== exp/tundra ==
// TopLevelPipe
module TopLevelPipe(input clk, rst,
	output [31:0] imem_addr, input [31:0] imem_rdata,
	output [31:0] dmem_addr, output [31:0] dmem_wdata, output dmem_we, input [31:0] dmem_rdata);
	wire MemWriteD, ALUSrcD, RegWriteD, JumpD, BranchD, JalrD, RegWriteM, RegWriteW, JalrE, JumpE, BranchE, ZeroE, ALUResult0, StallF, StallD, FlushD, FlushE;
	wire[1:0] ResultSrcD, ResultSrcE, PCSrcE, ForwardAE, ForwardBE, ResultSrcM, ResultSrcW;
	wire[2:0] func3D, func3E, ALUControlD, ImmSrcD;
	wire[4:0] Rs1D, Rs2D, Rs1E, Rs2E, RdE, RdM, RdW;
	wire[6:0] func7, op;
	ControlUnit	CTRL(func3D, func7, op, MemWriteD, ALUSrcD, RegWriteD, JumpD, BranchD, JalrD, ResultSrcD, ALUControlD, ImmSrcD);
	HazardUnit	HU(RegWriteM, RegWriteW, ResultSrcE, PCSrcE, ResultSrcM, ResultSrcW, Rs1D, Rs2D, Rs1E, Rs2E, RdE, RdM, RdW, StallF, StallD, FlushD, FlushE, ForwardAE, ForwardBE);
	ControlDecoder		DC(JalrE, JumpE, BranchE, ZeroE, ALUResult0, func3E, PCSrcE);
	DataPath	DP(clk, rst, MemWriteD, ALUSrcD, RegWriteD, JumpD, BranchD, JalrD, StallF, StallD, FlushD, FlushE, 
  ...
For scale: about 1600 flip-flops.
==> flow/config.mk <==
export PLATFORM = sky130hd
export DESIGN_NAME = TopLevelPipe
export DESIGN_NICKNAME = TopLevelPipe
export VERILOG_FILES = /design/flow/design.v
export SDC_FILE = /design/flow/constraint.sdc
export NUM_CORES = 4
export LEC_CHECK = 0
export CAP_MARGIN = 20
export CORE_MARGIN = 2
export CORE_UTILIZATION = 71
export CTS_CLUSTER_SIZE = 25
export PLACE_DENSITY = 0.67
export SLEW_MARGIN = 20
==> flow/constraint.sdc <==
create_clock -name core_clock -period 6.3 [get_ports {clk}]
set_input_delay 1.2600 -clock core_clock [delete_from_list [all_inputs] [get_ports {clk}]]
set_output_delay 1.2600 -clock core_clock [all_outputs]
set_load 0.01 [all_outputs]
run.sh (not shown) runs the stock make flow with config.mk's settings and CLKGATE_MAP_FILE=.
exp/tundra never completed; the flow aborted with a tool error in global routing (5_1_grt).
> inputs changed (exp/tundra -> exp/fjord)
- CELL_PAD_IN_SITES_GLOBAL_PLACEMENT now 2, previously not set
- CTS_CLUSTER_SIZE no longer set, was 25
- CORE_UTILIZATION now 40, was 71
- CORE_ASPECT_RATIO now 1.05, previously not set
- PLACE_DENSITY now 0.74, was 0.67
- the clock period (ns, I/O delays scaled along) now 10.0, was 6.3
Against exp/tundra as the reference, exp/fjord delivers a lower post-CTS repair timing setup buffer count.
Placed cell area, exp/tundra and exp/fjord: higher on exp/tundra
Area share of xor/xnor cells in the synthesized design across exp/tundra and exp/fjord: no real change.
TritonCTS buffer count (exp/fjord over exp/tundra): increase, 11%
Both conditions hold for exp/fjord: the flow ran to the end and the final layout passed the timing, design-rule and antenna checks.
Between exp/tundra and exp/fjord, the flop and latch count out of synthesis does not differ in any meaningful way.
Summary of the comparison: width of the die is higher in exp/fjord, relative to exp/tundra.
From exp/tundra to exp/fjord, count of buffers from port buffering did not move at all.
Looking only at number of gates resized after CTS, and setting everything else aside, the higher value of exp/tundra and exp/fjord goes to exp/tundra.
Going from exp/tundra to exp/fjord, placeable core region saw an increase, die size increased by 76% relative to the old numbers, multiplexer fraction of the synthesized cell area saw little to no change.
#### Input delta (exp/ember over exp/fjord)
- PLACE_DENSITY no longer set, was 0.74
- CORE_UTILIZATION now 58, was 40
- CORE_ASPECT_RATIO no longer set, was 1.05
- CELL_PAD_IN_SITES_GLOBAL_PLACEMENT no longer set, was 2
- the clock period (ns, I/O delays scaled along) now 5.17, was 10.0
==> comparison <==
Comparing exp/fjord and exp/ember, the one run not ending clean was exp/ember.
Status exp/ember: flow complete, layout not clean - negative setup slack
When exp/ember is set beside exp/fjord, its violation tally from detailed-route iteration zero turns out to be 944 larger.
Sort exp/fjord and exp/ember by via density per instance desc -> top: exp/ember
Relative to exp/fjord, routed metal-1 wirelength has gone down in exp/ember.
Utilization of the core after routing ended up 26 points higher on exp/ember than on exp/fjord.
Cell area after layout (higher): exp/ember
Going from exp/fjord to exp/ember, height of the die has decreased; total power has increased.
Power figures rest on the tool's default switching activity, not on a simulated workload.
